==> design/flow/design.v <==
`timescale 1ns/1ns
module ALU (
    input  logic clk,
    input  logic rst_n,
    input  logic [5:0] alu_op,
    input  logic word,
    input  logic [15:0] a,
    input  logic [15:0] b,
    input  logic cf_in,
    input  logic [4:0] shift_cnt,
    output logic [15:0] result
);
    logic [15:0] a_in, b_in;
    parameter ADD = 6'b000000;
    parameter SUB = 6'b000001;
    parameter CMP = 6'b000010;
    parameter INC = 6'b000011;
    parameter DEC = 6'b000100;
    parameter NEG = 6'b000101;
    parameter AND = 6'b000110;
    parameter OR = 6'b000111;
    parameter XOR = 6'b001000;
    parameter NOT = 6'b001001;
    parameter TEST = 6'b001010;
    parameter SHL = 6'b001011;
    parameter SHR = 6'b001100;
    parameter SAR = 6'b001101;
    parameter ROL = 6'b001110;
    parameter ROR = 6'b001111;
    parameter RCL = 6'b010000;
    parameter RCR = 6'b010001;
    parameter MUL = 6'b010010;
    parameter IMUL = 6'b010011;
    parameter DIV = 6'b010100;
    parameter IDIV = 6'b010101;
    always @(posedge clk or negedge rst_n) begin
        if (!rst_n) begin
            a_in <= 0;
            b_in <= 0;
        end else begin
            case(alu_op)
                ADD: begin
                    result <= a + b;
                end
                SUB: begin
                    result <= a - b;
                end
                CMP: begin
                    result <= a - b;
                end
                INC: begin
                    result <= a + 1;
                end
                DEC: begin
                    result <= a - 1;
                end
                NEG: begin
                    result <= 0 - a;
                end
                AND: begin
                    result <= a & b;
                end
                OR: begin
                    result <= a | b;
                end
                XOR: begin
                    result <= a ^ b;
                end
                NOT: begin
                    result <= ~a;
                end
                TEST: begin
                    result <= a & b;
                end
                SHL: begin
                    result <= a << shift_cnt;
                end
                SHR: begin
                    result <= a >> shift_cnt;
                end
                SAR: begin
                    result <= a >>> shift_cnt;
                end
                ROL: begin
                    result <= {a[15:0], a[15:0]};
                end
                ROR: begin
                    result <= {a[0], a[15:1]};
                end
                RCL: begin
                    result <= {a[15:0], cf_in};
                end
                RCR: begin
                    result <= {cf_in, a[15:0]};
                end
                MUL: begin
                    result <= a * b;    
                end
                IMUL: begin
                    result <= a * b;    
                end
                DIV: begin
                    result <= (b == 16'd0) ? 16'hFFFF : a / b;
                end
                IDIV: begin
                    result <= (b == 16'd0) ? 16'hFFFF : a / b;
                end
            endcase
        end
    end
endmodule
==> design/flow/run.sh <==
#!/bin/bash
# the make line also repeats each setting of config.mk as NAME=value (left out here)
make -C /OpenROAD-flow-scripts/flow DESIGN_CONFIG=/design/flow/config.mk WORK_HOME=/design/flow/orfs CLKGATE_MAP_FILE= finish
==> design/flow/config.mk <==
export PLATFORM = sky130hd
export DESIGN_NAME = ALU
export DESIGN_NICKNAME = ALU
export VERILOG_FILES = /design/flow/design.v
export SDC_FILE = /design/flow/constraint.sdc
export NUM_CORES = 4
export LEC_CHECK = 0
export ABC_AREA = 1
export CAP_MARGIN = 15
export CELL_PAD_IN_SITES_DETAIL_PLACEMENT = 0
export CELL_PAD_IN_SITES_GLOBAL_PLACEMENT = 3
export CORE_ASPECT_RATIO = 0.91
export CORE_MARGIN = 2
export CORE_UTILIZATION = 64
export CTS_CLUSTER_DIAMETER = 223
export GPL_ROUTABILITY_DRIVEN = 0
export GPL_TIMING_DRIVEN = 0
export HOLD_SLACK_MARGIN = 0.21
export MIN_ROUTING_LAYER = met1
export SETUP_SLACK_MARGIN = 1.63
export SLEW_MARGIN = 15
export TNS_END_PERCENT = 20
==> design/flow/constraint.sdc <==
create_clock -name core_clock -period 100.0 [get_ports {clk}]
set_input_delay 20.0000 -clock core_clock [delete_from_list [all_inputs] [get_ports {clk}]]
set_output_delay 20.0000 -clock core_clock [all_outputs]
set_load 0.01 [all_outputs]
==> impl_metrics.csv, run 1 <==
group,metric,value,unit
synthesis,yosysCellCount,2548,
synthesis,fp_nets,2914,
status,lastStage,"3_1_place_gp_skip_io",
floorplan,num_rows,55,
synthesis,synthCells,2548,
synthesis,ys_top_logic_family,"simple AND/OR/NAND/NOR gates",
status,status,"aborted with a tool error",
floorplan,fp_util,0.6475,
synthesis,yosysTopAreaCellShare,0.1856,
synthesis,synthTopCellsByCount,"658 x nand2_1, 439 x inv_1, 238 x ha_1, 137 x o21ai_0, 125 x a21oi_1",
synthesis,ys_sh_simple,0.3163,
synthesis,top_cells_by_area,"ha_1 19%, nand2_1 15%, inv_1 10%",
synthesis,synth_chip_area,16040,um2
synthesis,yosysWarnings,1,
floorplan,die_width,170.0,um
synthesis,ys_sh_aoi,0.1718,
synthesis,netlist_area,16040,um2
synthesis,async_reset_ff_frac,0,
synthesis,synth_cell_type_count,70,
synthesis,adder_share,0.2867,
synthesis,ys_seq_elements,16,
synthesis,ff_type,"edfxtp_1",
synthesis,largest_area_cell,"ha_1",
synthesis,mux_share,0.003120,
synthesis,top_cell,"nand2_1",
synthesis,synth_seq_share,0.02995,
floorplan,core,24770,um2
synthesis,edf_count,16,
status,error,"[ERROR GPL-0301] Utilization 155.460 % exceeds 100%.",
floorplan,die_h,155.0,um
synthesis,avgSynthCellArea,6.295,um2
floorplan,chip_area,26350,um2
synthesis,ys_sh_xor,0.05733,
==> run 2: changes to the inputs <==
ABC_AREA = not set   (was 1)
CAP_MARGIN = 20   (was 15)
CELL_PAD_IN_SITES_DETAIL_PLACEMENT = not set   (was 0)
CELL_PAD_IN_SITES_GLOBAL_PLACEMENT = not set   (was 3)
CORE_ASPECT_RATIO = not set   (was 0.91)
CORE_UTILIZATION = 58   (was 64)
CTS_CLUSTER_DIAMETER = not set   (was 223)
GPL_ROUTABILITY_DRIVEN = not set   (was 0)
GPL_TIMING_DRIVEN = not set   (was 0)
HOLD_SLACK_MARGIN = not set   (was 0.21)
MIN_ROUTING_LAYER = not set   (was met1)
SETUP_SLACK_MARGIN = not set   (was 1.63)
SLEW_MARGIN = 20   (was 15)
TNS_END_PERCENT = not set   (was 20)
clock period = 60.5 ns   (was 100.0 ns; I/O delays follow)
==> run 2 against run 1 <==
Compared with the run above: now clean on timing, DRC and antenna; die area is 8.8% higher; synthesized cell count fell by 15%; synthesized area shrank 1.2%.
==> impl_metrics.csv, run 2 <==
group,metric,value,unit
status,status,"complete, no violations",
power,powerComb,329,uW
synthesis,top_cell,"ha_1",
cells_and_area,syn_to_final_growth,6.617,%
power,pwr_density_cell,21.09,nW/um2
critical_path,cp_slowest_cell,"o22ai_1",
floorplan,core,26880,um2
power,peakVddDrop,0.04720,mV
drt,vias,17034,
critical_path,cp-endpoint,"result[0]",
placement,place_congestion,0.9674,
power,swShare,0.5569,
synthesis,ys_sh_aoi,0.2708,
power,p_switching,198.5,uW
synthesis,mux_share,0.04974,
synthesis,synthTopCellsByCount,"238 x ha_1, 222 x nand2_1, 207 x nor2_1, 173 x inv_1, 131 x a21oi_1",
cells_and_area,fillers,2514,
drt,routed_wl,57770,um
final_timing,period_needed,44.06,ns
power,power_sequential,14.4,uW
floorplan,num_rows,60,
final_timing,worstMarginPinSlew,1.086,ns
final_timing,fmax,0.02270,GHz
drt,first_iter_violations,1838,
final_timing,grt_setup_unrepaired,"no",
synthesis,ff_type,"edfxtp_1",
cells_and_area,flop_area,480.5,um2
critical_path,critPathBufInv,5,
synthesis,synth_chip_area,15850,um2
critical_path,critPathTopFamily,"AND-OR/OR-AND gates",
worst_hold_path,min_from,"rst_n",
power,pg_clk,12.6,uW
run,tool_warnings,50,
grt,grt_pass1_wl,89560,um
cts,cts_resized,0,
power,p_int,157.9,uW
worst_hold_path,whs_endpoint,"result[12]",
critical_path,crit_cells,110,
drt,firstDrtPassIters,7,
synthesis,ys_seq_elements,16,
placement,post-place-ws,16.67,ns
synthesis,top_cells_by_area,"ha_1 19%, fa_1 10%, nand2_1 5.3%",
floorplan,chip_area,28660,um2
critical_path,startpoint,"b[7]",
critical_path,arrival,43.98,ns
cts,cts_hold_buf,0,
floorplan,die_h,169.3,um
cts,cts_sinks,16,
critical_path,crit_required,60.43,ns
power,power.group.top,"combinational logic",
cts,htreeDepth,1,
critical_path,end_kind,"flip-flop",
cts,clkTransAtPathRegs,0.05,ns
placement,hpwlAfterDp,43680,um
cts,cts_buffers,3,
synthesis,async_reset_ff_frac,0,
synthesis,fp_nets,2524,
synthesis,synth_cell_type_count,95,
critical_path,critPathMaxFanout,22,
grt,grt_max_degree,43,
critical_path,critical_path_class,"in2reg",
cts,max-clock-path-buffers,2,
drt,ant_nets,0,
cells_and_area,nets,2524,
cells_and_area,combGateArea,14240,um2
synthesis,yosysCellCount,2158,
drt,wl_per_cell,23.12,um
critical_path,startpoint_type,"input port",
cts,root_buffer,"clkbuf_16",
drt,routed_via_density,6.816,
synthesis,edf_count,16,
synthesis,ys_sh_simple,0.2156,
synthesis,avgSynthCellArea,7.343,um2
drt,drc,0,
power,p_leak,0.007480,uW
synthesis,yosysWarnings,1,
floorplan,ios,63,
synthesis,largest_area_cell,"ha_1",
final_timing,relSlewSlack,0.2573,
power,combPwrFrac,0.924,
worst_hold_path,min_path_type,"in2reg",
final_timing,slew_violations,0,
floorplan,die_width,169.3,um
power,p_seq_frac,0.040,
power,clkPwrFrac,0.035,
final_timing,setup_viol,0,
final_timing,timing.final.crit_share,0.7282,
grt,grt_overflow,0,
cells_and_area,fin_util,0.6286,
grt,groute.usage.overall,0.3977,
synthesis,yosysTopAreaCellShare,0.1879,
final_timing,hold_viol_final,0,
synthesis,synth_seq_share,0.03032,
grt,antenna_found_initial,1,
cts,cts_tree,"done",
floorplan,fp_util,0.5896,
power,fin_total_pwr,356.4,uW
synthesis,adder_share,0.2902,
run,maxCapViolCount,0,
synthesis,ys_sh_xor,0.06743,
synthesis,netlist_area,15850,um2
synthesis,synthCells,2158,
cts,post_cts_buffers,0,
placement,io_buffers,61,
critical_path,slowest_delay,0.87,ns
final_timing,setup_ws,16.44,ns
synthesis,ys_top_logic_family,"adder cells",
final_timing,fin_tns_setup,0,ns
worst_hold_path,min_path_cells,2,
critical_path,crit_top_cell,"ha_1",
grt,grt_pass1_vias,16208,
## run 2: through the flow
| step | cell area (um2) | cells | hold WS [ns] |
|---|---|---|---|
| after floorplan | 15850 | 2158 | 12.45 |
| after global routing | 16890 | 2498 | 12.92 |
| after global placement | 16800 | 2493 | 12.91 |
| after CTS | 16880 | 2497 | 12.89 |
| after detailed placement | 16800 | 2493 | 12.91 |
| final | 16900 | 2499 | 12.88 |
## run 2: metal layers
layer | vias up | track usage | part of all wire
li1 | 7860 | - | -
met1 | 8054 | 0.5031 | 0.39
met2 | 891 | 0.6346 | 0.43
met3 | 229 | 0.06530 | 0.10
met4 | 0 | 0.2456 | 0.072
met5 | - | 0 | 0
## run 2: final cells by class
class,instances,area share
well taps,341,0.02525
repair buffers,111,0.05836
clock buffers,3,0.004443
diodes,1,0.0001481
flip-flops and latches,16,0.02844
multi-input cells,1845,0.8429
clock inverters,1,0.0002222
inverters,181,0.04021
==> run 3: changes to the inputs <==
ABC_AREA = 1   (was not set)
CORE_UTILIZATION = 72   (was 58)
CTS_CLUSTER_DIAMETER = 267   (was not set)
CTS_CLUSTER_SIZE = 98   (was not set)
PLACE_DENSITY = 0.42   (was not set)
TNS_END_PERCENT = 10   (was not set)
clock period = 49.9 ns   (was 60.5 ns; I/O delays follow)
==> run 3 against run 2 <==
Compared with the run above: synthesized cell count grew 18%; clock power grew 29%; die area shrank 18%; count of clock-buffer cells in the layout is the same; critical path type unchanged; global-route usage grew 4.9 points; non-clock buffer count shrank 17; wire length shrank 6.8%; sequential share of layout area is essentially flat.
==> impl_metrics.csv, run 3 <==
group,metric,value,unit
cts,cts_sinks,16,
synthesis,ys_sh_simple,0.3163,
synthesis,synthCells,2548,
placement,dp.cells,2825,
worst_hold_path,whs_endpoint,"result[0]",
critical_path,crit_cells,178,
synthesis,synth_chip_area,16040,um2
floorplan,core,21820,um2
power,power.group.top,"combinational logic",
drt,firstDrtPassIters,8,
critical_path,critical_path_class,"in2reg",
cts,post_cts_buffers,0,
grt,grt_max_degree,34,
cts,cts_hold_buf,0,
run,tool_warnings,50,
final_timing,setup_viol,0,
synthesis,avgSynthCellArea,6.295,um2
power,pwr_density_cell,22.66,nW/um2
critical_path,startpoint,"b[5]",
synthesis,fp_nets,2914,
critical_path,slowest_delay,0.85,ns
final_timing,timing.final.crit_share,0.7820,
cells_and_area,instances_no_fill,2829,
final_timing,grt_setup_unrepaired,"no",
power,combPwrFrac,0.910,
drt,routed_via_density,6.297,
placement,placed_cell_area,16800,um2
critical_path,crit_top_cell,"nand2_1",
final_timing,worstMarginPinSlew,1.111,ns
grt,grt_pass1_vias,17662,
critical_path,cp_slowest_cell,"clkdlybuf4s50_1",
floorplan,die_h,153.3,um
floorplan,chip_area,23490,um2
synthesis,synth_seq_share,0.02995,
grt,top_usage_layer,"met2",
synthesis,synthTopCellsByCount,"658 x nand2_1, 439 x inv_1, 238 x ha_1, 137 x o21ai_0, 125 x a21oi_1",
synthesis,yosysCellCount,2548,
grt,groute.usage.overall,0.4465,
grt,grt_use_met2,0.7585,
power,p_int,165.7,uW
floorplan,num_rows,54,
cts,cts_tree,"done",
power,p_seq_frac,0.048,
power,fin_total_pwr,382.4,uW
worst_hold_path,min_path_type,"in2reg",
critical_path,end_kind,"flip-flop",
synthesis,async_reset_ff_frac,0,
worst_hold_path,min_path_cells,5,
synthesis,largest_area_cell,"ha_1",
synthesis,yosysWarnings,1,
power,powerComb,348,uW
critical_path,cp-endpoint,"result[0]",
synthesis,adder_share,0.2867,
cells_and_area,fin_util,0.7732,
synthesis,ys_sh_aoi,0.1718,
worst_hold_path,min_from,"cf_in",
synthesis,top_cells_by_area,"ha_1 19%, nand2_1 15%, inv_1 10%",
drt,routed_wl,53820,um
synthesis,yosysTopAreaCellShare,0.1856,
cts,clkTransAtPathRegs,0.05,ns
grt,grt_pass1_wl,85970,um
cells_and_area,syn_to_final_growth,5.203,%
drt,first_iter_violations,1836,
status,status,"complete, no violations",
synthesis,netlist_area,16040,um2
drt,wl_per_cell,19.02,um
drt,ant_nets,0,
critical_path,startpoint_type,"input port",
drt,drc,0,
grt,grt_overflow,0,
critical_path,critPathTopFamily,"simple AND/OR/NAND/NOR gates",
synthesis,ys_seq_elements,16,
placement,hpwlAfterDp,41140,um
grt,global_route.usage.met1,0.5183,
critical_path,crit_required,49.88,ns
run,maxCapViolCount,0,
synthesis,edf_count,16,
power,p_leak,0.009302,uW
cts,root_buffer,"clkbuf_16",
synthesis,ys_sh_xor,0.05733,
cts,max-clock-path-buffers,2,
final_timing,period_needed,39.02,ns
cells_and_area,nets,2916,
power,swShare,0.5666,
critical_path,critPathBufInv,20,
critical_path,critPathMaxFanout,18,
floorplan,fp_util,0.7350,
synthesis,mux_share,0.003120,
synthesis,ys_top_logic_family,"simple AND/OR/NAND/NOR gates",
final_timing,relSlewSlack,0.2401,
grt,grt_use_met3,0.07797,
synthesis,synth_cell_type_count,70,
final_timing,fin_tns_setup,0,ns
final_timing,slew_violations,0,
floorplan,die_width,153.3,um
drt,vias,17813,
floorplan,ios,63,
power,power_sequential,18.4,uW
power,clkPwrFrac,0.042,
power,peakVddDrop,0.02788,mV
cts,cts_resized,0,
placement,io_buffers,61,
final_timing,hold_viol_final,0,
synthesis,top_cell,"nand2_1",
cts,htreeDepth,1,
power,p_switching,216.7,uW
cells_and_area,finalInstanceArea,16870,um2
final_timing,fmax,0.02563,GHz
cts,cts_buffers,3,
synthesis,ff_type,"edfxtp_1",
power,pg_clk,16.2,uW
grt,antenna_found_initial,1,
critical_path,arrival,39.01,ns
placement,place_congestion,1.016,
==> run 3: final cells by class <==
type,count,area [um2]
Tap cell,280,350.3
Multi-Input combinational cell,1981,13400
Timing Repair Buffer,94,858.3
Fill cell,1704,4949
Inverter,454,1709
Sequential cell,16,480.5
Clock buffer,3,75.07
Antenna cell,1,2.502
==> run 3: through the flow <==
stage | worst slack (ns) | hold WS [ns]
after global placement | 12.37 | 10.79
after detailed placement | 11.49 | 10.80
after global routing | 8.147 | 10.80
after CTS | 11.65 | 10.73
after floorplan | 17.87 | 10.27
final | 10.88 | 10.72
==> run 3: metal layers <==
layer | vias up | wire length (um)
met4 | 0 | 4011
met2 | 1137 | 24400
met3 | 349 | 5770
met5 | - | 0
met1 | 8045 | 19640
li1 | 8282 | -
==> run 4: changes to the inputs <==
CORE_UTILIZATION = 66   (was 72)
CTS_CLUSTER_DIAMETER = 349   (was 267)
CTS_CLUSTER_SIZE = 87   (was 98)
PLACE_DENSITY = not set   (was 0.42)
SLEW_MARGIN = 30   (was 20)
TNS_END_PERCENT = 5   (was 10)
clock period = 30.8 ns   (was 49.9 ns; I/O delays follow)
==> run 4 against run 3 <==
Compared with the run above: now fails the layout checks on negative setup slack; via count up 8.0%; sequential cell count unchanged; clock power up 59%; wire length up 20%; non-clock buffer count up 86; power up 72%; core utilization up 0.47 points; critical path type unchanged; critical endpoint unchanged; largest power group unchanged; highest routed layer unchanged.
==> impl_metrics.csv, run 4 <==
group,metric,value,unit
synthesis,ys_top_logic_family,"simple AND/OR/NAND/NOR gates",
floorplan,core,24110,um2
critical_path,cp_slowest_cell,"clkdlybuf4s50_1",
synthesis,top_cell,"nand2_1",
synthesis,yosysTopAreaCellShare,0.1856,
synthesis,ys_sh_xor,0.05733,
drt,wl_met3,7753,um
status,violations,"negative setup slack",
final_timing,fmax,0.03223,GHz
synthesis,synth_seq_share,0.02995,
synthesis,top_cells_by_area,"ha_1 19%, nand2_1 15%, inv_1 10%",
drt,routed.top_layer,"met4",
worst_hold_path,whs_endpoint,"result[5]",
critical_path,critPathBufInv,20,
power,peakVddDrop,0.04858,mV
worst_hold_path,min_from,"a[4]",
critical_path,crit_cells,180,
placement,io_buffers,61,
synthesis,ys_seq_elements,16,
drt,met2RoutedLength,28100,um
run,maxCapViolCount,0,
worst_hold_path,min_path_cells,5,
power,power.group.top,"combinational logic",
power,pwr_density_cell,35.14,nW/um2
synthesis,ff_type,"edfxtp_1",
synthesis,adder_share,0.2867,
drt,firstDrtPassIters,8,
synthesis,synth_cell_type_count,70,
final_timing,hold_viol_final,0,
critical_path,end_kind,"flip-flop",
cells_and_area,syn_to_final_growth,16.90,%
placement,place_congestion,1.024,
grt,grt_pass1_vias,17159,
status,status,"finished with violations",
cts,max-clock-path-buffers,2,
power,power_sequential,29.9,uW
cts,htreeDepth,1,
synthesis,ys_sh_simple,0.3163,
synthesis,synth_chip_area,16040,um2
synthesis,yosysWarnings,1,
power,powerComb,603,uW
critical_path,critical_path_class,"in2reg",
grt,groute.usage.overall,0.4223,
critical_path,arrival,31.00,ns
cells_and_area,fillers,1692,
grt,grt_max_degree,34,
placement,hpwlAfterDp,43200,um
final_timing,period_needed,31.02,ns
critical_path,crit_top_cell,"nand2_1",
drt,vias,19238,
power,p_seq_frac,0.045,
final_timing,slew_violations,0,
drt,wl_per_cell,21.73,um
floorplan,fp_util,0.6654,
floorplan,num_rows,57,
drt,routed_wl,64330,um
synthesis,mux_share,0.003120,
final_timing,relSlewSlack,0.3697,
floorplan,die_h,159.9,um
power,p_leak,0.009971,uW
final_timing,setup_viol,1,
synthesis,async_reset_ff_frac,0,
drt,drc,0,
power,combPwrFrac,0.915,
synthesis,netlist_area,16040,um2
final_timing,fin_worst_hold_slack,6.675,ns
cts,clkTransAtPathRegs,0.05,ns
synthesis,yosysCellCount,2548,
cells_and_area,fin_util,0.7779,
synthesis,ys_sh_aoi,0.1718,
grt,grt_overflow,0,
power,pg_clk,25.8,uW
final_timing,setup_ws,-0.2246,ns
final_timing,worstMarginPinSlew,0.9425,ns
cts,root_buffer,"clkbuf_16",
placement,dp.cells,2907,
floorplan,die_width,159.9,um
run,tool_warnings,50,
synthesis,fp_nets,2914,
grt,antenna_found_initial,0,
power,p_int,289.1,uW
placement,post-place-ws,-0.3234,ns
critical_path,crit_required,30.77,ns
critical_path,slowest_delay,0.51,ns
synthesis,edf_count,16,
drt,routed_via_density,6.497,
drt,ant_nets,0,
floorplan,ios,63,
synthesis,avgSynthCellArea,6.295,um2
drt,diodes,0,
cts,cts_tree,"done",
power,p_switching,369.9,uW
cts,cts_buffers,3,
power,clkPwrFrac,0.039,
cells_and_area,instances_no_fill,2961,
final_timing,timing.final.crit_share,1.007,
critical_path,critPathTopFamily,"simple AND/OR/NAND/NOR gates",
synthesis,synthTopCellsByCount,"658 x nand2_1, 439 x inv_1, 238 x ha_1, 137 x o21ai_0, 125 x a21oi_1",
critical_path,startpoint_type,"input port",
synthesis,synthCells,2548,
cells_and_area,nets,3004,
drt,drt-met1-wl,22250,um
cts,cts_sinks,16,
power,swShare,0.5613,
drt,first_iter_violations,2531,
grt,grt_pass1_wl,87070,um
synthesis,largest_area_cell,"ha_1",
worst_hold_path,min_path_type,"in2reg",
critical_path,startpoint,"a[3]",
floorplan,chip_area,25570,um2
critical_path,critPathMaxFanout,13,
critical_path,cp-endpoint,"result[0]",
[run 4: area by class of cell]
cell class	instances	area [um2]	area share
Timing Repair inverter	2	15.01	0.0008007
Inverter	454	1737	0.09261
Sequential cell	16	480.5	0.02562
Timing Repair Buffer	180	1587	0.08461
Clock buffer	3	75.07	0.004003
Clock inverter	1	3.754	0.0002002
Tap cell	324	405.4	0.02162
Multi-Input combinational cell	1981	14450	0.7705
[run 4: metrics by stage]
stage          total power, uW  TNS [ns]  area (um2)
2_1_floorplan            439.7         0       16040
3_3_place_gp             547.8         0       17140
3_5_place_dp             569.1   -0.3234       17140
4_1_cts                  598.5         0       17230
5_1_grt                  720.1    -1.545       18750
6_report                 659.0   -0.2246       18750
[run 4: what timing repair did]
action                                  CTS  global route
setup buffers                             0            46
pin swaps                                 0            66
endpoints found under the setup margin    1             2
hold buffers                              0             0
cloned                                    0             4
gates resized                             7           216
[run 4: metal layers]
layer  vias up  track usage
li1       8460            -
met1      8637       0.5110
met5         -            0
met3       585      0.05922
met4         0       0.2441
met2      1556       0.7188
==> run 5: changes to the inputs <==
CELL_PAD_IN_SITES_GLOBAL_PLACEMENT = 2   (was not set)
CORE_ASPECT_RATIO = 0.79   (was not set)
CORE_UTILIZATION = 36   (was 66)
CTS_CLUSTER_DIAMETER = 104   (was 349)
CTS_CLUSTER_SIZE = 23   (was 87)
GPL_ROUTABILITY_DRIVEN = 0   (was not set)
GPL_TIMING_DRIVEN = 1   (was not set)
HOLD_SLACK_MARGIN = 0.28   (was not set)
MAX_ROUTING_LAYER = met4   (was not set)
PLACE_DENSITY_LB_ADDON = 0.01   (was not set)
SLEW_MARGIN = 20   (was 30)
TNS_END_PERCENT = 85   (was 5)
clock period = 50.7 ns   (was 30.8 ns; I/O delays follow)
==> run 5 against run 4 <==
Compared with the run above: first-iteration DRC count fell by 46%; now clean on timing, DRC and antenna; core utilization is 38 points lower; wire length is essentially flat; highest routed layer unchanged; largest cell class unchanged; worst hold slack better by 4.3 ns; non-clock buffer count shrank 80; worst setup slack improved by 11 ns; final cell count grew 6.5%.
==> impl_metrics.csv, run 5 <==
group,metric,value,unit
power,p_switching,217.4,uW
grt,grt_max_degree,34,
critical_path,critPathTopFamily,"simple AND/OR/NAND/NOR gates",
critical_path,arrival,39.86,ns
final_timing,hold_viol_final,0,
floorplan,ios,63,
critical_path,crit_cells,177,
cts,cts_resized,0,
placement,hpwlAfterDp,50320,um
drt,ant_nets,0,
grt,grt_pass1_wl,97380,um
drt,wl_per_cell,20.39,um
cts,post_cts_buffers,0,
synthesis,top_cell,"nand2_1",
critical_path,startpoint,"b[2]",
cells_and_area,syn_to_final_growth,8.042,%
placement,placed_cell_area,17250,um2
grt,groute.usage.overall,0.2875,
power,p_int,162.1,uW
final_timing,period_needed,39.86,ns
power,swShare,0.5729,
worst_hold_path,min_from,"cf_in",
synthesis,ff_type,"edfxtp_1",
final_timing,timing.final.crit_share,0.7862,
critical_path,crit_required,50.70,ns
critical_path,startpoint_type,"input port",
cts,cts_sinks,16,
final_timing,fmax,0.02509,GHz
floorplan,core,43820,um2
floorplan,num_rows,68,
cells_and_area,fin_util,0.3955,
synthesis,async_reset_ff_frac,0,
drt,drc,0,
synthesis,yosysTopAreaCellShare,0.1856,
synthesis,avgSynthCellArea,6.295,um2
synthesis,ys_sh_xor,0.05733,
power,pwr_density_cell,21.90,nW/um2
synthesis,top_cells_by_area,"ha_1 19%, nand2_1 15%, inv_1 10%",
synthesis,netlist_area,16040,um2
grt,grt_pass1_vias,15820,
run,maxCapViolCount,0,
final_timing,slew_violations,0,
power,clkPwrFrac,0.049,
drt,routed_via_density,5.277,
worst_hold_path,whs_endpoint,"result[0]",
synthesis,yosysWarnings,1,
synthesis,adder_share,0.2867,
synthesis,ys_top_logic_family,"simple AND/OR/NAND/NOR gates",
final_timing,fin_worst_hold_slack,10.94,ns
cts,cts_tree,"done",
critical_path,end_kind,"flip-flop",
final_timing,relSlewSlack,0.2682,
power,pg_clk,18.7,uW
synthesis,synthTopCellsByCount,"658 x nand2_1, 439 x inv_1, 238 x ha_1, 137 x o21ai_0, 125 x a21oi_1",
power,powerComb,342,uW
critical_path,cp_slowest_cell,"inv_1",
power,power.group.top,"combinational logic",
critical_path,critical_path_class,"in2reg",
cts,clkTransAtPathRegs,0.07,ns
final_timing,fin_tns_setup,0,ns
grt,grt_overflow,0,
status,status,"complete, no violations",
drt,routed_wl,64280,um
synthesis,synth_chip_area,16040,um2
power,combPwrFrac,0.902,
cells_and_area,nets,2922,
critical_path,crit_top_cell,"nand2_1",
synthesis,edf_count,16,
placement,io_buffers,61,
critical_path,cp-endpoint,"result[0]",
final_timing,worstMarginPinSlew,1.098,ns
cts,root_buffer,"clkbuf_16",
power,p_leak,0.009336,uW
final_timing,setup_viol,0,
synthesis,synth_seq_share,0.02995,
final_timing,grt_setup_unrepaired,"no",
worst_hold_path,min_path_type,"in2reg",
drt,firstDrtPassIters,5,
synthesis,synthCells,2548,
synthesis,fp_nets,2914,
worst_hold_path,min_path_cells,5,
power,peakVddDrop,0.01677,mV
cts,cts_buffers,3,
synthesis,synth_cell_type_count,70,
floorplan,die_width,241.5,um
synthesis,mux_share,0.003120,
power,fin_total_pwr,379.5,uW
cts,max-clock-path-buffers,2,
run,tool_warnings,48,
cts,htreeDepth,1,
grt,antenna_found_initial,2,
power,power_sequential,18.4,uW
synthesis,ys_sh_simple,0.3163,
drt,vias,16634,
critical_path,slowest_delay,0.67,ns
synthesis,ys_sh_aoi,0.1718,
synthesis,ys_seq_elements,16,
floorplan,chip_area,46270,um2
floorplan,die_h,191.6,um
synthesis,yosysCellCount,2548,
cells_and_area,finalInstanceArea,17330,um2
power,p_seq_frac,0.049,
cts,cts_hold_buf,0,
drt,first_iter_violations,1362,
critical_path,critPathMaxFanout,17,
synthesis,largest_area_cell,"ha_1",
floorplan,fp_util,0.3661,
critical_path,critPathBufInv,22,
-- run 5: metal layers --
metal | vias up | GRT usage | wire length [um]
li1 | 8304 | - | -
met1 | 7825 | 0.4389 | 33690
met2 | 477 | 0.4168 | 26220
met3 | 28 | 0.03119 | 3866
met4 | 0 | 0.02564 | 504
met5 | - | - | 0
-- run 5: layout make-up --
cell class,count,area (um2)
Tap cell,595,744.5
Clock inverter,1,3.754
Antenna cell,2,5.005
Sequential cell,16,480.5
Inverter,454,1709
Timing Repair Buffer,100,903.4
Multi-Input combinational cell,1981,13410
Clock buffer,3,75.07
Fill cell,4809,26490
-- run 5: metrics by stage --
stage | cells | setup WS, ns
after detailed placement | 3146 | 10.58
after global placement | 3146 | 10.65
after global routing | 3152 | 7.774
after CTS | 3150 | 10.75
final | 3152 | 10.84
after floorplan | 2548 | 18.51
==> run 6: changes to the inputs <==
ABC_AREA = not set   (was 1)
CELL_PAD_IN_SITES_GLOBAL_PLACEMENT = not set   (was 2)
CORE_ASPECT_RATIO = not set   (was 0.79)
CORE_UTILIZATION = 40   (was 36)
CTS_CLUSTER_DIAMETER = 332   (was 104)
CTS_CLUSTER_SIZE = 96   (was 23)
GPL_ROUTABILITY_DRIVEN = not set   (was 0)
GPL_TIMING_DRIVEN = not set   (was 1)
HOLD_SLACK_MARGIN = not set   (was 0.28)
MAX_ROUTING_LAYER = not set   (was met4)
PLACE_DENSITY_LB_ADDON = 0.05   (was 0.01)
TNS_END_PERCENT = 45   (was 85)
clock period = 100.0 ns   (was 50.7 ns; I/O delays follow)
==> run 6 against run 5 <==
Compared with the run above: wire length is 1.6% lower; synthesized cell count is 15% lower; critical endpoint unchanged; global-route usage is 1.5 points higher; final area is 0.89% lower; sequential share of layout area hardly changed; final cell count is 15% lower; largest power group unchanged.
==> impl_metrics.csv, run 6 <==
group,metric,value,unit
status,status,"complete, no violations",
power,p_seq_frac,0.041,
synthesis,ys_sh_xor,0.06743,
synthesis,yosysWarnings,1,
drt,first_iter_violations,1553,
synthesis,synth_chip_area,15850,um2
critical_path,critical_path_class,"in2reg",
synthesis,avgSynthCellArea,7.343,um2
cts,clkTransAtPathRegs,0.05,ns
synthesis,synth_cell_type_count,95,
floorplan,core,38920,um2
synthesis,ys_sh_simple,0.2156,
worst_hold_path,min_path_cells,2,
critical_path,slowest_delay,0.89,ns
drt,routed_via_density,6.299,
drt,wl_per_cell,23.57,um
cts,cts_resized,0,
drt,routed_wl,63260,um
cells_and_area,syn_to_final_growth,8.393,%
cts,cts_buffers,3,
final_timing,fin_tns_setup,0,ns
synthesis,top_cells_by_area,"ha_1 19%, fa_1 10%, nand2_1 5.3%",
cells_and_area,nets,2532,
power,fin_total_pwr,214.3,uW
final_timing,grt_setup_unrepaired,"no",
critical_path,critPathTopFamily,"AND-OR/OR-AND gates",
synthesis,mux_share,0.04974,
power,swShare,0.5475,
power,power_sequential,8.73,uW
critical_path,crit_top_cell,"ha_1",
cts,post_cts_buffers,0,
critical_path,critPathBufInv,7,
synthesis,yosysCellCount,2158,
critical_path,crit_cells,110,
drt,vias,16906,
placement,place_congestion,0.9528,
final_timing,period_needed,52.76,ns
power,combPwrFrac,0.924,
power,pg_clk,7.48,uW
floorplan,die_h,203.0,um
final_timing,timing.final.crit_share,0.5276,
synthesis,synthTopCellsByCount,"238 x ha_1, 222 x nand2_1, 207 x nor2_1, 173 x inv_1, 131 x a21oi_1",
power,p_leak,0.007520,uW
grt,grt_max_degree,43,
power,powerComb,198,uW
worst_hold_path,whs_endpoint,"result[3]",
run,maxCapViolCount,0,
drt,ant_nets,0,
synthesis,synth_seq_share,0.03032,
critical_path,crit_required,99.94,ns
worst_hold_path,min_from,"rst_n",
power,p_switching,117.3,uW
worst_hold_path,min_path_type,"in2reg",
final_timing,fmax,0.01895,GHz
cts,cts_tree,"done",
cts,max-clock-path-buffers,2,
critical_path,arrival,52.70,ns
drt,firstDrtPassIters,5,
grt,groute.usage.overall,0.3022,
floorplan,chip_area,41220,um2
synthesis,ys_top_logic_family,"adder cells",
synthesis,ff_type,"edfxtp_1",
grt,grt_pass1_wl,97010,um
critical_path,cp-endpoint,"result[0]",
synthesis,fp_nets,2524,
critical_path,cp_slowest_cell,"clkdlybuf4s50_1",
floorplan,ios,63,
final_timing,worstMarginPinSlew,1.152,ns
synthesis,ys_seq_elements,16,
cts,htreeDepth,1,
final_timing,hold_viol_final,0,
grt,grt_overflow,0,
cts,cts_hold_buf,0,
synthesis,adder_share,0.2902,
floorplan,fp_util,0.4072,
run,tool_warnings,48,
placement,hpwlAfterDp,47960,um
synthesis,yosysTopAreaCellShare,0.1879,
power,p_int,96.99,uW
placement,io_buffers,61,
drt,drc,0,
floorplan,die_width,203.0,um
grt,grt_pass1_vias,16081,
synthesis,netlist_area,15850,um2
critical_path,end_kind,"flip-flop",
grt,antenna_found_initial,0,
power,power.group.top,"combinational logic",
power,pwr_density_cell,12.48,nW/um2
synthesis,ys_sh_aoi,0.2708,
power,clkPwrFrac,0.035,
synthesis,top_cell,"ha_1",
critical_path,startpoint_type,"input port",
cts,root_buffer,"clkbuf_16",
synthesis,synthCells,2158,
final_timing,relSlewSlack,0.2122,
synthesis,largest_area_cell,"ha_1",
cts,cts_sinks,16,
final_timing,setup_viol,0,
synthesis,edf_count,16,
critical_path,critPathMaxFanout,21,
critical_path,startpoint,"b[6]",
floorplan,num_rows,72,
final_timing,slew_violations,0,
synthesis,async_reset_ff_frac,0,
power,peakVddDrop,0.02363,mV
## run 6: per-layer routing
layer  share of wire  vias up  track usage
met4           0.045        0       0.1178
met1            0.44     8187       0.4155
met2            0.44      702       0.4829
met3           0.071      143      0.03467
met5               0        -            0
li1                -     7874            -
## run 6: layout make-up
type	instances	area [um2]
timing repair buffer	119	1046
clock buffer	3	75.07
antenna	1	2.502
multi-input combinational	1845	14240
tap	518	648.1
clock inverter	1	3.754
sequential	16	480.5
inverter	181	679.4
fill	4091	21740
## run 6: metrics by stage
step | worst slack, ns | hold WS (ns) | cell area [um2] | instances | util
after detailed placement | 47.60 | 20.81 | 17100 | 2679 | 0.4393
after floorplan | 53.80 | 20.35 | 15850 | 2158 | -
after global routing | 45.09 | 20.87 | 17170 | 2683 | 0.4413
final | 47.24 | 20.77 | 17180 | 2684 | 0.4414
after CTS | 47.70 | 20.78 | 17170 | 2683 | 0.4413
after global placement | 47.76 | 20.81 | 17100 | 2679 | 0.4393
==> run 7: changes to the inputs <==
ABC_AREA = 1   (was not set)
CORE_UTILIZATION = 66   (was 40)
CTS_CLUSTER_DIAMETER = 381   (was 332)
CTS_CLUSTER_SIZE = 62   (was 96)
HOLD_SLACK_MARGIN = 0.29   (was not set)
PLACE_DENSITY_LB_ADDON = not set   (was 0.05)
TNS_END_PERCENT = 5   (was 45)
clock period = 56.3 ns   (was 100.0 ns; I/O delays follow)
==> run 7 against run 6 <==
Compared with the run above: still clean; count of clock-buffer cells in the layout is the same; non-clock buffer count decreased by 24; final cell count grew 7.1%; sequential share of layout area barely moved; via count up 3.0%; first-iteration DRC count increased by 2.4%; sequential cell count unchanged; highest routed layer unchanged.
==> impl_metrics.csv, run 7 <==
group,metric,value,unit
power,swShare,0.5580,
drt,drc,0,
synthesis,largest_area_cell,"ha_1",
synthesis,ff_type,"edfxtp_1",
grt,grt_pass1_vias,16824,
power,pg_clk,14.5,uW
power,power_sequential,16.3,uW
synthesis,async_reset_ff_frac,0,
critical_path,critical_path_class,"in2reg",
synthesis,synthTopCellsByCount,"658 x nand2_1, 439 x inv_1, 238 x ha_1, 137 x o21ai_0, 125 x a21oi_1",
run,maxCapViolCount,0,
power,p_leak,0.009308,uW
drt,firstDrtPassIters,6,
grt,grt_overflow,0,
cts,cts_hold_buf,0,
cts,max-clock-path-buffers,2,
floorplan,die_width,159.9,um
critical_path,crit_required,56.28,ns
synthesis,netlist_area,16040,um2
power,combPwrFrac,0.906,
grt,groute.usage.overall,0.4115,
synthesis,yosysWarnings,1,
grt,global_route.usage.met1,0.5025,
grt,grt_use_met3,0.05922,
floorplan,core,24110,um2
synthesis,yosysTopAreaCellShare,0.1856,
drt,vias,17413,
final_timing,slew_violations,0,
cts,htreeDepth,1,
synthesis,ys_seq_elements,16,
drt,wl_per_cell,18.58,um
synthesis,synth_seq_share,0.02995,
worst_hold_path,whs_endpoint,"result[0]",
final_timing,period_needed,40.09,ns
power,power.group.top,"combinational logic",
floorplan,num_rows,57,
critical_path,critPathMaxFanout,18,
drt,routed_wl,53390,um
cells_and_area,syn_to_final_growth,5.608,%
power,peakVddDrop,0.02500,mV
critical_path,cp-endpoint,"result[0]",
floorplan,chip_area,25570,um2
worst_hold_path,min_from,"cf_in",
synthesis,edf_count,16,
final_timing,fin_tns_setup,0,ns
worst_hold_path,min_path_type,"in2reg",
placement,hpwlAfterDp,41040,um
placement,placed_cell_area,16860,um2
synthesis,top_cell,"nand2_1",
grt,grt_max_degree,34,
critical_path,crit_top_cell,"nand2_1",
critical_path,startpoint_type,"input port",
critical_path,slowest_delay,0.82,ns
cts,cts_sinks,16,
cts,post_cts_buffers,0,
final_timing,setup_viol,0,
final_timing,timing.final.crit_share,0.7121,
critical_path,end_kind,"flip-flop",
critical_path,cp_slowest_cell,"clkdlybuf4s50_1",
synthesis,mux_share,0.003120,
synthesis,fp_nets,2914,
cts,cts_resized,0,
floorplan,fp_util,0.6654,
final_timing,worstMarginPinSlew,0.9596,ns
floorplan,ios,63,
power,p_int,145.0,uW
cts,cts_buffers,3,
grt,top_usage_layer,"met2",
final_timing,fmax,0.02494,GHz
placement,place_congestion,1.018,
final_timing,grt_setup_unrepaired,"no",
placement,io_buffers,61,
power,p_seq_frac,0.050,
power,pwr_density_cell,19.37,nW/um2
synthesis,synth_chip_area,16040,um2
critical_path,startpoint,"b[5]",
run,tool_warnings,50,
synthesis,adder_share,0.2867,
power,p_switching,183.2,uW
cts,root_buffer,"clkbuf_16",
synthesis,avgSynthCellArea,6.295,um2
critical_path,critPathTopFamily,"simple AND/OR/NAND/NOR gates",
synthesis,ys_top_logic_family,"simple AND/OR/NAND/NOR gates",
drt,ant_nets,0,
synthesis,yosysCellCount,2548,
grt,grt_pass1_wl,85420,um
synthesis,ys_sh_aoi,0.1718,
status,status,"complete, no violations",
cells_and_area,finalInstanceArea,16940,um2
synthesis,top_cells_by_area,"ha_1 19%, nand2_1 15%, inv_1 10%",
final_timing,relSlewSlack,0.3596,
cts,clkTransAtPathRegs,0.06,ns
synthesis,ys_sh_simple,0.3163,
power,powerComb,297,uW
synthesis,synth_cell_type_count,70,
worst_hold_path,min_path_cells,5,
drt,diodes,0,
power,clkPwrFrac,0.044,
synthesis,ys_sh_xor,0.05733,
drt,routed_via_density,6.059,
critical_path,crit_cells,172,
cts,cts_tree,"done",
critical_path,critPathBufInv,18,
grt,antenna_found_initial,0,
cells_and_area,nets,2917,
final_timing,hold_viol_final,0,
cells_and_area,fillers,2156,
floorplan,die_h,159.9,um
critical_path,arrival,40.07,ns
grt,grt_use_met2,0.7143,
drt,first_iter_violations,1591,
synthesis,synthCells,2548,
==> run 7: cell type report <==
cell class,count,area (um2),share of cell area
Tap cell,324,405.4,0.02393
Clock buffer,3,75.07,0.004432
Timing Repair Buffer,95,865.8,0.05111
Clock inverter,1,3.754,0.0002216
Multi-Input combinational cell,1981,13400,0.7911
Inverter,454,1709,0.1009
Sequential cell,16,480.5,0.02836
==> run 7: routing by layer <==
metal / vias up / wire length (um)
met5: - / 0
met4: 0 / 2868
met3: 223 / 4625
met2: 846 / 24940
met1: 8082 / 20960
li1: 8262 / -
==> run 7: through the flow <==
| stage | hold WS (ns) | util | total power, uW | setup WS (ns) | std cells |
|---|---|---|---|---|---|
| after floorplan | 11.55 | - | 240.5 | 22.99 | 2548 |
| after global placement | 12.07 | 0.6994 | 296.4 | 17.16 | 2870 |
| after detailed placement | 12.07 | 0.6994 | 308.3 | 16.46 | 2870 |
| after CTS | 12.04 | 0.7027 | 324.7 | 16.65 | 2874 |
| after global routing | 12.05 | 0.7027 | 366.4 | 13.55 | 2874 |
| final | 12.03 | 0.7027 | 328.2 | 16.21 | 2874 |
==> run 8: changes to the inputs <==
ABC_AREA = not set   (was 1)
CORE_UTILIZATION = 52   (was 66)
CTS_CLUSTER_DIAMETER = not set   (was 381)
CTS_CLUSTER_SIZE = not set   (was 62)
HOLD_SLACK_MARGIN = not set   (was 0.29)
TNS_END_PERCENT = not set   (was 5)
clock period = 64.2 ns   (was 56.3 ns; I/O delays follow)
==> run 8 against run 7 <==
Compared with the run above: clock power decreased by 18%; combinational power rose by 4%; core utilization shrank 13 points; via count decreased by 3.7%; sequential cell count stayed put; global-route usage is 4.2 points lower; die area grew 25%; non-clock buffer count grew 17; final area rose by 0.11%; synthesized area down 1.2%; first-iteration DRC count grew 20%; critical endpoint unchanged; largest cell class unchanged; highest routed layer unchanged.
==> impl_metrics.csv, run 8 <==
group,metric,value,unit
status,status,"complete, no violations",
synthesis,ff_type,"edfxtp_1",
critical_path,crit_cells,112,
power,combPwrFrac,0.924,
critical_path,crit_top_cell,"ha_1",
run,maxCapViolCount,0,
floorplan,die_h,178.6,um
grt,grt_max_degree,43,
cts,cts_sinks,16,
power,p_seq_frac,0.041,
power,p_int,149.3,uW
critical_path,startpoint,"b[5]",
critical_path,critPathTopFamily,"AND-OR/OR-AND gates",
critical_path,cp-endpoint,"result[0]",
synthesis,ys_seq_elements,16,
cts,root_buffer,"clkbuf_16",
drt,wl_per_cell,23.08,um
synthesis,avgSynthCellArea,7.343,um2
synthesis,synthTopCellsByCount,"238 x ha_1, 222 x nand2_1, 207 x nor2_1, 173 x inv_1, 131 x a21oi_1",
synthesis,yosysWarnings,1,
grt,grt_pass1_wl,90840,um
power,power.group.top,"combinational logic",
critical_path,startpoint_type,"input port",
critical_path,end_kind,"flip-flop",
final_timing,slew_violations,0,
final_timing,relSlewSlack,0.2658,
critical_path,crit_required,64.14,ns
power,powerComb,308,uW
synthesis,synth_cell_type_count,95,
synthesis,largest_area_cell,"ha_1",
grt,groute.usage.overall,0.3690,
final_timing,hold_viol_final,0,
cells_and_area,fillers,2951,
floorplan,core,29800,um2
synthesis,netlist_area,15850,um2
synthesis,top_cells_by_area,"ha_1 19%, fa_1 10%, nand2_1 5.3%",
critical_path,arrival,45.11,ns
power,clkPwrFrac,0.036,
drt,first_iter_violations,1908,
final_timing,worstMarginPinSlew,1.074,ns
final_timing,period_needed,45.18,ns
cts,clkTransAtPathRegs,0.05,ns
cts,htreeDepth,1,
placement,io_buffers,61,
final_timing,timing.final.crit_share,0.7037,
cts,cts_hold_buf,0,
final_timing,fin_tns_setup,0,ns
synthesis,ys_sh_simple,0.2156,
grt,grt_pass1_vias,15778,
floorplan,num_rows,63,
synthesis,edf_count,16,
synthesis,synthCells,2158,
critical_path,critPathBufInv,7,
placement,place_congestion,0.9740,
floorplan,die_width,178.6,um
synthesis,yosysTopAreaCellShare,0.1879,
cts,cts_resized,0,
critical_path,critPathMaxFanout,21,
power,p_leak,0.007486,uW
synthesis,synth_chip_area,15850,um2
cells_and_area,nets,2525,
floorplan,chip_area,31890,um2
cells_and_area,syn_to_final_growth,7.020,%
power,pwr_density_cell,19.68,nW/um2
drt,firstDrtPassIters,7,
grt,antenna_found_initial,2,
synthesis,synth_seq_share,0.03032,
synthesis,async_reset_ff_frac,0,
power,power_sequential,13.6,uW
power,fin_total_pwr,333.8,uW
cts,post_cts_buffers,0,
grt,grt_overflow,0,
critical_path,critical_path_class,"in2reg",
drt,ant_nets,0,
power,pg_clk,11.9,uW
synthesis,ys_sh_aoi,0.2708,
run,tool_warnings,49,
worst_hold_path,min_path_cells,2,
synthesis,ys_sh_xor,0.06743,
worst_hold_path,whs_endpoint,"result[4]",
placement,hpwlAfterDp,44590,um
drt,vias,16767,
synthesis,yosysCellCount,2158,
cts,max-clock-path-buffers,2,
synthesis,fp_nets,2524,
drt,routed_via_density,6.578,
worst_hold_path,min_from,"rst_n",
synthesis,ys_top_logic_family,"adder cells",
power,peakVddDrop,0.04608,mV
final_timing,fmax,0.02213,GHz
floorplan,fp_util,0.5318,
critical_path,slowest_delay,0.88,ns
worst_hold_path,min_path_type,"in2reg",
cts,cts_buffers,3,
critical_path,cp_slowest_cell,"clkdlybuf4s50_1",
drt,routed_wl,58830,um
drt,drc,0,
synthesis,top_cell,"ha_1",
floorplan,ios,63,
synthesis,adder_share,0.2902,
synthesis,mux_share,0.04974,
power,p_switching,184.5,uW
cts,cts_tree,"done",
final_timing,setup_viol,0,
power,swShare,0.5527,
final_timing,grt_setup_unrepaired,"no",
-- run 8: layer usage --
layer  vias up  wire (um)  GRT usage
li1       7848          -          -
met1      7938      24520     0.4946
met2       815      25630     0.5843
met3       166       5515    0.05328
met4         0       3169     0.1711
met5         -          0          0
-- run 8: area by class of cell --
cell class                      instances  area (um2)  area share
Clock inverter                          1       3.754   0.0002213
Antenna cell                            1       2.502   0.0001476
Tap cell                              390       488.0     0.02877
Timing Repair Buffer                  112       993.5     0.05858
Inverter                              181       679.4     0.04006
Sequential cell                        16       480.5     0.02833
Multi-Input combinational cell       1845       14240      0.8395
Clock buffer                            3       75.07    0.004427
-- run 8: per-stage QoR --
stage / setup WS (ns) / instances / cell area [um2] / utilization / hold slack [ns]
global placement: 19.68 / 2544 / 16880 / 0.5664 / 13.65
finish: 19.02 / 2549 / 16960 / 0.5692 / 13.59
floorplan: 25.16 / 2158 / 15850 / - / 13.19
detailed placement: 19.51 / 2544 / 16880 / 0.5664 / 13.66
global route: 16.82 / 2548 / 16960 / 0.5691 / 13.65
CTS: 19.65 / 2548 / 16960 / 0.5691 / 13.59
==> run 9: changes to the inputs <==
CORE_UTILIZATION = 70   (was 52)
CTS_CLUSTER_DIAMETER = 60   (was not set)
clock period = 29.8 ns   (was 64.2 ns; I/O delays follow)
==> run 9 against run 8 <==
Compared with the run above: synthesized cell count did not move; die area fell by 25%; synthesized area did not move; the flow now stops in 5_1_grt.
==> impl_metrics.csv, run 9 <==
group,metric,value,unit
synthesis,adder_share,0.2902,
synthesis,fp_nets,2524,
grt,groute.usage.overall,0.7655,
status,status,"aborted with a tool error",
floorplan,core,22430,um2
synthesis,yosysWarnings,1,
synthesis,synth_seq_share,0.03032,
synthesis,ys_sh_xor,0.06743,
synthesis,async_reset_ff_frac,0,
synthesis,top_cell,"ha_1",
synthesis,avgSynthCellArea,7.343,um2
cts,cts_hold_buf,0,
synthesis,netlist_area,15850,um2
placement,post-place-ws,-2.705,ns
placement,hpwlAfterDp,50310,um
synthesis,synthCells,2158,
cts,max-clock-path-buffers,2,
floorplan,chip_area,23860,um2
floorplan,ios,63,
synthesis,ys_seq_elements,16,
synthesis,synth_cell_type_count,95,
placement,place_congestion,1.065,
placement,placed_cell_area,19930,um2
floorplan,fp_util,0.7064,
cts,cts_sinks,16,
synthesis,ff_type,"edfxtp_1",
cts,htreeDepth,1,
synthesis,edf_count,16,
floorplan,die_h,154.5,um
synthesis,top_cells_by_area,"ha_1 19%, fa_1 10%, nand2_1 5.3%",
cts,cts_buffers,3,
synthesis,synthTopCellsByCount,"238 x ha_1, 222 x nand2_1, 207 x nor2_1, 173 x inv_1, 131 x a21oi_1",
synthesis,ys_sh_simple,0.2156,
synthesis,largest_area_cell,"ha_1",
synthesis,yosysCellCount,2158,
synthesis,ys_sh_aoi,0.2708,
placement,dp.cells,2848,
floorplan,die_width,154.5,um
synthesis,synth_chip_area,15850,um2
grt,grt_overflow,5,
synthesis,yosysTopAreaCellShare,0.1879,
floorplan,num_rows,55,
status,lastStage,"5_1_grt",
synthesis,mux_share,0.04974,
status,error,"[ERROR GRT-0116] Global routing finished with congestion. Check the congestion regions in the DRC Viewer.",
cts,root_buffer,"clkbuf_16",
synthesis,ys_top_logic_family,"adder cells",
placement,io_buffers,61,
run 9: metal layers:
metal	GRT overflow	global-route usage
met1	0	0.7686
met5	0	0.2774
met4	1	0.7540
met2	4	0.9479
met3	0	0.5934
run 9: metrics by stage:
stage	total power, uW	util
after floorplan	510.3	-
after global placement	693.3	0.8883
after detailed placement	737.5	0.8883
after CTS	788.7	0.9332
run 9: what timing repair did:
item / in CTS
buffers inserted: 30
gates resized: 153
endpoints found under the setup margin: 2
pin swaps: 80
endpoints found under the hold margin: 0
==> run 10: changes to the inputs <==
CAP_MARGIN = 0   (was 20)
CORE_UTILIZATION = 67   (was 70)
CTS_CLUSTER_DIAMETER = 59   (was 60)
SLEW_MARGIN = 30   (was 20)
clock period = 31.6 ns   (was 29.8 ns; I/O delays follow)
==> run 10 against run 9 <==
Compared with the run above: the flow again stops in 5_1_grt; synthesized cell count unchanged; die area up 4.4%; synthesized area unchanged.
==> impl_metrics.csv, run 10 <==
group,metric,value,unit
floorplan,fp_util,0.6792,
placement,io_buffers,61,
cts,cts_buffers,3,
status,error,"[ERROR GRT-0232] Routing congestion too high. Check the congestion heatmap in the GUI.",
floorplan,die_h,157.8,um
cts,cts_hold_buf,0,
synthesis,largest_area_cell,"ha_1",
synthesis,fp_nets,2524,
synthesis,synthCells,2158,
synthesis,ff_type,"edfxtp_1",
synthesis,yosysTopAreaCellShare,0.1879,
synthesis,adder_share,0.2902,
synthesis,mux_share,0.04974,
cts,cts_sinks,16,
cts,root_buffer,"clkbuf_16",
synthesis,ys_sh_xor,0.06743,
synthesis,async_reset_ff_frac,0,
placement,hpwlAfterDp,50210,um
synthesis,ys_sh_simple,0.2156,
floorplan,die_width,157.8,um
synthesis,synthTopCellsByCount,"238 x ha_1, 222 x nand2_1, 207 x nor2_1, 173 x inv_1, 131 x a21oi_1",
grt,grt_overflow,20,
synthesis,ys_sh_aoi,0.2708,
cts,htreeDepth,1,
synthesis,synth_seq_share,0.03032,
synthesis,yosysWarnings,1,
floorplan,core,23330,um2
synthesis,avgSynthCellArea,7.343,um2
synthesis,edf_count,16,
synthesis,synth_cell_type_count,95,
synthesis,netlist_area,15850,um2
placement,dp.cells,2870,
placement,placed_cell_area,19800,um2
status,lastStage,"5_1_grt",
floorplan,ios,63,
grt,groute.usage.overall,0.7625,
synthesis,ys_seq_elements,16,
floorplan,num_rows,56,
floorplan,chip_area,24900,um2
synthesis,yosysCellCount,2158,
cts,max-clock-path-buffers,2,
synthesis,ys_top_logic_family,"adder cells",
status,status,"aborted with a tool error",
synthesis,top_cells_by_area,"ha_1 19%, fa_1 10%, nand2_1 5.3%",
synthesis,synth_chip_area,15850,um2
placement,place_congestion,1.068,
synthesis,top_cell,"ha_1",
==> run 10: metrics by stage <==
step | TNS [ns] | setup WS, ns | util
after floorplan | 0 | 0.06007 | -
after global placement | -0.7941 | -0.7941 | 0.8486
after detailed placement | -1.747 | -1.747 | 0.8486
after CTS | 0 | 0.02044 | 0.8630
==> run 10: routing by layer <==
metal | GRT overflow | global-route usage
met1 | 0 | 0.7517
met2 | 7 | 0.9226
met5 | 0 | 0.3830
met4 | 11 | 0.7840
met3 | 2 | 0.6050
==> run 10: what timing repair did <==
action | in CTS
pin swaps | 18
endpoints found under the setup margin | 1
setup buffers | 11
gates resized | 50
==> run 11: changes to the inputs <==
ABC_AREA = 1   (was not set)
CAP_MARGIN = 20   (was 0)
CELL_PAD_IN_SITES_DETAIL_PLACEMENT = 1   (was not set)
CELL_PAD_IN_SITES_GLOBAL_PLACEMENT = 0   (was not set)
CORE_ASPECT_RATIO = 0.5   (was not set)
CORE_UTILIZATION = 29   (was 67)
CTS_CLUSTER_DIAMETER = 397   (was 59)
CTS_CLUSTER_SIZE = 98   (was not set)
GPL_ROUTABILITY_DRIVEN = 0   (was not set)
HOLD_SLACK_MARGIN = -0.06   (was not set)
PLACE_DENSITY_LB_ADDON = 0.19   (was not set)
SLEW_MARGIN = 20   (was 30)
TNS_END_PERCENT = 40   (was not set)
clock period = 100.0 ns   (was 31.6 ns; I/O delays follow)
==> run 11 against run 10 <==
Compared with the run above: die area is 130% higher; synthesized cell count rose by 18%; synthesized area grew 1.2%; now clean on timing, DRC and antenna.
==> impl_metrics.csv, run 11 <==
group,metric,value,unit
worst_hold_path,whs_endpoint,"result[0]",
power,swShare,0.5655,
critical_path,startpoint,"b[4]",
floorplan,chip_area,57320,um2
cts,htreeDepth,1,
final_timing,slew_violations,0,
synthesis,synth_chip_area,16040,um2
synthesis,avgSynthCellArea,6.295,um2
synthesis,ys_sh_simple,0.3163,
grt,grt_max_degree,34,
drt,wl_per_cell,18.79,um
critical_path,crit_required,99.96,ns
grt,grt_pass1_wl,98190,um
floorplan,core,54200,um2
power,power.group.top,"combinational logic",
synthesis,async_reset_ff_frac,0,
placement,hpwlAfterDp,48910,um
synthesis,ff_type,"edfxtp_1",
power,peakVddDrop,0.01029,mV
critical_path,critical_path_class,"in2reg",
power,p_leak,0.009356,uW
critical_path,crit_top_cell,"nand2_1",
cts,cts_sinks,16,
cts,root_buffer,"clkbuf_16",
power,pg_clk,8.00,uW
final_timing,hold_viol_final,0,
cells_and_area,finalInstanceArea,17540,um2
critical_path,end_kind,"flip-flop",
worst_hold_path,min_path_type,"in2reg",
cts,clkTransAtPathRegs,0.05,ns
synthesis,largest_area_cell,"ha_1",
final_timing,setup_viol,0,
final_timing,fin_tns_setup,0,ns
grt,grt_overflow,0,
synthesis,yosysTopAreaCellShare,0.1856,
critical_path,cp-endpoint,"result[0]",
critical_path,crit_cells,180,
final_timing,worstMarginPinSlew,1.186,ns
placement,io_buffers,61,
synthesis,yosysWarnings,1,
power,pwr_density_cell,10.72,nW/um2
synthesis,edf_count,16,
cells_and_area,combGateArea,13410,um2
worst_hold_path,min_from,"cf_in",
final_timing,timing.final.crit_share,0.4906,
final_timing,period_needed,49.06,ns
synthesis,synthTopCellsByCount,"658 x nand2_1, 439 x inv_1, 238 x ha_1, 137 x o21ai_0, 125 x a21oi_1",
synthesis,synth_seq_share,0.02995,
synthesis,synth_cell_type_count,70,
critical_path,critPathTopFamily,"simple AND/OR/NAND/NOR gates",
synthesis,synthCells,2548,
run,tool_warnings,48,
grt,groute.usage.overall,0.2167,
drt,firstDrtPassIters,5,
cells_and_area,syn_to_final_growth,9.360,%
drt,vias,17171,
power,p_switching,106.4,uW
critical_path,critPathMaxFanout,17,
drt,first_iter_violations,1108,
synthesis,netlist_area,16040,um2
floorplan,die_width,336.6,um
power,clkPwrFrac,0.043,
cts,cts_hold_buf,0,
final_timing,relSlewSlack,0.1886,
worst_hold_path,min_path_cells,5,
drt,drc,0,
synthesis,top_cells_by_area,"ha_1 19%, nand2_1 15%, inv_1 10%",
critical_path,critPathBufInv,18,
power,p_seq_frac,0.049,
placement,placed_cell_area,17460,um2
critical_path,cp_slowest_cell,"inv_1",
synthesis,ys_sh_xor,0.05733,
drt,diodes,0,
synthesis,mux_share,0.003120,
cts,cts_resized,0,
synthesis,top_cell,"nand2_1",
synthesis,adder_share,0.2867,
power,power_sequential,9.27,uW
synthesis,ys_sh_aoi,0.1718,
floorplan,fp_util,0.2959,
cells_and_area,fillers,7136,
drt,routed_wl,62070,um
power,p_int,81.73,uW
critical_path,slowest_delay,0.59,ns
floorplan,num_rows,60,
critical_path,arrival,49.03,ns
cells_and_area,flop_area,480.5,um2
synthesis,ys_top_logic_family,"simple AND/OR/NAND/NOR gates",
synthesis,ys_seq_elements,16,
cells_and_area,nets,2926,
power,powerComb,171,uW
drt,routed_via_density,5.199,
cts,cts_buffers,3,
grt,grt_pass1_vias,17340,
floorplan,ios,63,
cts,max-clock-path-buffers,2,
final_timing,fmax,0.02038,GHz
grt,antenna_found_initial,1,
drt,ant_nets,0,
cts,cts_tree,"done",
floorplan,die_h,170.3,um
final_timing,grt_setup_unrepaired,"no",
cts,post_cts_buffers,0,
run,maxCapViolCount,0,
status,status,"complete, no violations",
critical_path,startpoint_type,"input port",
power,combPwrFrac,0.908,
synthesis,yosysCellCount,2548,
synthesis,fp_nets,2914,
run 11: metal layers:
| metal | global-route usage | part of all wire | up-vias |
|---|---|---|---|
| met1 | 0.2971 | 0.47 | 8391 |
| met4 | 0.04367 | 0.023 | 0 |
| met3 | 0.01572 | 0.048 | 75 |
| met2 | 0.3731 | 0.46 | 403 |
| li1 | - | - | 8302 |
| met5 | 0 | 0 | - |
run 11: stage by stage:
step	setup slack [ns]	utilization	hold WS, ns	cells	total power (uW)
after floorplan	57.95	-	20.29	2548	135.4
after global placement	51.30	0.3222	20.82	3299	175.3
after detailed placement	50.66	0.3222	20.82	3299	180.6
after CTS	50.78	0.3236	20.77	3303	189.8
after global routing	47.62	0.3236	20.81	3303	213.4
final	50.94	0.3236	20.77	3303	188.1
run 11: final cells by class:
class | instances | share of cell area
sequential | 16 | 0.02739
inverter | 454 | 0.09743
clock inverter | 1 | 0.0002140
multi-input combinational | 1981 | 0.7644
tap | 744 | 0.05307
clock buffer | 3 | 0.004280
timing repair buffer | 104 | 0.05321
==> run 12: changes to the inputs <==
ABC_AREA = not set   (was 1)
CELL_PAD_IN_SITES_DETAIL_PLACEMENT = not set   (was 1)
CELL_PAD_IN_SITES_GLOBAL_PLACEMENT = not set   (was 0)
CORE_ASPECT_RATIO = not set   (was 0.5)
CORE_UTILIZATION = 68   (was 29)
CTS_CLUSTER_DIAMETER = 339   (was 397)
CTS_CLUSTER_SIZE = 32   (was 98)
GPL_ROUTABILITY_DRIVEN = not set   (was 0)
HOLD_SLACK_MARGIN = not set   (was -0.06)
PLACE_DENSITY_LB_ADDON = not set   (was 0.19)
SETUP_SLACK_MARGIN = -2.0   (was not set)
TNS_END_PERCENT = not set   (was 40)
clock period = 29.3 ns   (was 100.0 ns; I/O delays follow)
==> run 12 against run 11 <==
Compared with the run above: die area fell by 57%; synthesized area is 1.2% lower; synthesized cell count shrank 15%; the run now fails in 5_1_grt.
==> impl_metrics.csv, run 12 <==
group,metric,value,unit
cts,htreeDepth,1,
floorplan,core,22780,um2
synthesis,largest_area_cell,"ha_1",
synthesis,adder_share,0.2902,
status,error,"[ERROR GRT-0232] Routing congestion too high. Check the congestion heatmap in the GUI.",
synthesis,synth_seq_share,0.03032,
floorplan,fp_util,0.6957,
floorplan,ios,63,
floorplan,chip_area,24540,um2
synthesis,ys_seq_elements,16,
cts,max-clock-path-buffers,2,
synthesis,synthTopCellsByCount,"238 x ha_1, 222 x nand2_1, 207 x nor2_1, 173 x inv_1, 131 x a21oi_1",
synthesis,ys_sh_xor,0.06743,
synthesis,fp_nets,2524,
cts,root_buffer,"clkbuf_16",
floorplan,die_h,156.7,um
synthesis,edf_count,16,
cts,cts_hold_buf,0,
synthesis,yosysCellCount,2158,
synthesis,avgSynthCellArea,7.343,um2
synthesis,yosysWarnings,1,
grt,grt_overflow,78,
synthesis,netlist_area,15850,um2
synthesis,synthCells,2158,
synthesis,top_cells_by_area,"ha_1 19%, fa_1 10%, nand2_1 5.3%",
floorplan,die_width,156.7,um
synthesis,mux_share,0.04974,
placement,hpwlAfterDp,51800,um
synthesis,top_cell,"ha_1",
status,status,"aborted with a tool error",
synthesis,ys_sh_simple,0.2156,
synthesis,ys_top_logic_family,"adder cells",
cts,cts_buffers,3,
floorplan,num_rows,55,
status,lastStage,"5_1_grt",
grt,groute.usage.overall,0.7787,
cts,cts_sinks,16,
synthesis,yosysTopAreaCellShare,0.1879,
placement,io_buffers,61,
synthesis,synth_cell_type_count,95,
placement,dp.cells,2872,
synthesis,ys_sh_aoi,0.2708,
placement,place_congestion,1.101,
synthesis,ff_type,"edfxtp_1",
synthesis,synth_chip_area,15850,um2
synthesis,async_reset_ff_frac,0,
## run 12: routing by layer
metal  GRT usage  overflow
met2      0.9406        50
met5      0.3354         0
met4      0.7947        27
met3      0.6286         1
met1      0.7698         0
## run 12: repair_timing
action | CTS
buffers inserted | 2
endpoints found under the hold margin | 0
cloned | 0
endpoints found under the setup margin | 1
gates resized | 25
pin swaps | 5
## run 12: metrics by stage
step	area (um2)	utilization	setup WS [ns]
4_1_cts	19980	0.8773	-1.991
3_5_place_dp	19810	0.8699	-3.384
3_3_place_gp	19810	0.8699	-2.243
2_1_floorplan	15870	-	-1.935
Power is estimated from default activity; no workload was simulated.
